// system_top
module system_top (
    input  wire         clk, 
    input  wire         rst,
    input  wire         rx,
    output wire         tx,
    input  wire         miso,
    output wire         sclk,
    output wire         mosi,
    output wire         cs_n,
    output wire         nrst_pd,
    output wire [4:0]   pwm_servos,  
    input  wire [4:0]   input_ir,
	output wire [4:0] led_busy,
	output wire         led1, led2
);
Settings: LEC_CHECK=0, CAP_MARGIN=20, CORE_MARGIN=2, CORE_UTILIZATION=63, CTS_CLUSTER_SIZE=42, SLEW_MARGIN=20; clock period 2.04 ns.
run.sh (not shown) runs the stock make flow with config.mk's settings and CLKGATE_MAP_FILE=.
The starting point finished but failed the layout checks on setup timing.
Rerun with:
- ABC_AREA: unset -> 1
- CAP_MARGIN: 20 -> 5
- CORE_UTILIZATION: 63 -> 70
- CTS_CLUSTER_SIZE: 42 -> unset
- SETUP_SLACK_MARGIN: unset -> 0.21
- clock period: 2.04 -> 2.71 ns (I/O delays scaled with it)
Effect: The changed run finished but failed the layout checks on setup timing. Worst hold slack gets better by 0.17 ns. Total power fell by a quarter to a third. Count of clock-buffer cells in the layout grows by 10. Utilization rose by 4.0 points. Synthesized area increases slightly. Die area fell by a little under a tenth. Cell area drops by a few percent. First-iteration DRC count is higher by about a fifth. Register-to-register slack gains 0.98 ns. Non-clock buffer count decreases by 344.
Rerun with:
- CORE_UTILIZATION: 70 -> 72
- CTS_CLUSTER_DIAMETER: unset -> 361
- HOLD_SLACK_MARGIN: unset -> 0.28
The new run finished with setup timing left.
Final area went down slightly.
Area after synthesis does not change.
First-iteration DRC count drops by a few percent.
Clock-buffer cell count falls by 9.
Setup slack is worse by 0.13 ns.
Final cell count came out lower slightly.
Sequential share of layout area came out higher by 0.41 points.
Combinational power goes down by a few percent.
Register-to-register slack degrades by 0.13 ns.
Die size fell by a few percent.
Rerun with:
- ABC_AREA: 1 -> unset
- CAP_MARGIN: 5 -> 20
- CORE_UTILIZATION: 72 -> 40
- CTS_CLUSTER_DIAMETER: 361 -> unset
- HOLD_SLACK_MARGIN: 0.28 -> unset
- SETUP_SLACK_MARGIN: 0.21 -> unset
- clock period: 2.71 -> 3.2 ns (I/O delays scaled with it)
After rerunning: This time the run completed without violations. First-iteration DRC count fell by well over a third. Total power shrinks by about a fifth. Worst hold slack got worse by 0.070 ns. Cell area shrinks by a few percent. Setup slack improved by 0.31 ns. Flip-flop count does not change. Routed wire length came out lower by roughly a tenth. Final cell count shrinks by a few percent. Clock-buffer cell count came out higher by 13. Utilization came out lower by 38 points.
Rerun with:
- CORE_ASPECT_RATIO: unset -> 0.72
- CORE_UTILIZATION: 40 -> 70
- clock period: 3.2 -> 2.68 ns (I/O delays scaled with it)
The changed run finished but fails on setup timing.
Register-to-register slack is worse by 0.57 ns.
Total power goes up by 14%.
Clock skew climbs by 0.013 ns.
Setup slack loses 0.57 ns.
Cell area climbs by 1.7%.
Core utilization goes up by 37 points.
Combinational power increases by 42%.
Routed wire length increases by 17%.
Area after synthesis stays the same.
Maximum frequency came out lower by 1.6%.
Rerun with:
- ABC_AREA: unset -> 1
- CORE_ASPECT_RATIO: 0.72 -> unset
- CORE_UTILIZATION: 70 -> 72
- CTS_CLUSTER_DIAMETER: unset -> 398
- CTS_CLUSTER_SIZE: unset -> 10
- HOLD_SLACK_MARGIN: unset -> 0.29
- PLACE_DENSITY: unset -> 0.37
- SETUP_SLACK_MARGIN: unset -> 0.49
- TNS_END_PERCENT: unset -> 10
After rerunning: The new run completed, yet does not pass: setup timing. Core utilization is higher by 4.2 points. Final cell count increases by about a fifth. Setup slack improves by 0.23 ns. Routed wire length grows by a little under a tenth. Die size shrinks slightly. Clock skew is about the same. Sequential power hardly moves. Worst hold slack gains 0.16 ns. Total power climbs by a few percent. Register-to-register slack improved by 0.23 ns.


system_top again, from the RTL that the note above started with.
make LEC_CHECK=0 CAP_MARGIN=20 CORE_MARGIN=2 CORE_UTILIZATION=40 SLEW_MARGIN=20 finish   # period 4.8 ns
Next try:
Clock period 4.8 ns to 8.0 ns, I/O delays scaled along.
What happened:
- worst hold slack barely changes
- worst setup slack gains 2500 ps
- global-route usage stays flat
Next try:
Settings changed: CORE_UTILIZATION 40 to 17.
Clock period 8.0 ns to 4.8 ns, I/O delays scaled along.
What happened:
- The new run went through all stages and came out clean
- via count went up by about 2%
- hold slack gets better by 59 ps
- routed wire length went up by 4.8%
- global-route usage went down by 9.1 points
- combinational power went up by 68%
- die area went up by 130%
Next try:
Settings changed: CORE_UTILIZATION 17 to 70.
Clock period 4.8 ns to 2.71 ns, I/O delays scaled along.
Outcome: The changed run finished but fails on setup timing; synthesized cell count does not change; total power increases by well over a third; worst setup slack loses 1300 ps.
Next try:
Settings changed: ABC_AREA set to 1, CAP_MARGIN 20 to 5, CORE_UTILIZATION 70 to 72, CTS_CLUSTER_DIAMETER set to 29, SETUP_SLACK_MARGIN set to 0.21.
Effect: The changed run finished but failed the layout checks on setup timing; design area went up by a few percent; clock-buffer cell count went up by 73; sequential power is about the same; worst setup slack gets worse by 210 ps.


Starting RTL as in the previous note.
make LEC_CHECK=0 CAP_MARGIN=20 CORE_MARGIN=2 CORE_UTILIZATION=72 CTS_CLUSTER_DIAMETER=359 PLACE_DENSITY_LB_ADDON=0.01 SETUP_SLACK_MARGIN=-0.23 SLEW_MARGIN=20 finish   # period 2.67 ns
The baseline produced a layout that fails on negative setup slack.
Edit:
Settings changed: CORE_UTILIZATION 72 to 58, CTS_CLUSTER_DIAMETER 359 to default, CTS_CLUSTER_SIZE from default to 44, PLACE_DENSITY_LB_ADDON 0.01 to default, SETUP_SLACK_MARGIN -0.23 to default.
Clock period 2.67 ns to 5.39 ns, I/O delays scaled along.
What happened: The new run passed the timing, design-rule and antenna checks. Fmax is lower by 27%. Sequential cell count does not change. Area after synthesis does not change. Die area rose by 24%.
Edit:
Settings changed: SETUP_SLACK_MARGIN from default to 1.58.
Effect:
- fmax rose by 18%
- clock power fell by about 4.4%
- hold slack gets worse by 16 ps
- worst setup slack gets better by 660 ps
- register-to-register slack gets better by 660 ps
- first-iteration DRC count rose by about 4.3%
- total power fell by about 2%
- via count hardly moves
- non-clock buffer count rose by 4
Edit:
Settings changed: CORE_UTILIZATION 58 to 72, CTS_CLUSTER_SIZE 44 to default, PLACE_DENSITY_LB_ADDON from default to 0.01, SETUP_SLACK_MARGIN 1.58 to 1.0.
Clock period 5.39 ns to 3.58 ns, I/O delays scaled along.
Result: Wire length climbs by 22%. Utilization rises by 20 points. Register-to-register slack is worse by 1400 ps. Setup slack is worse by 1400 ps. Synthesized area does not change. Via count rises by 11%.
No activity file was given, so power comes from the tool's default toggle rates.
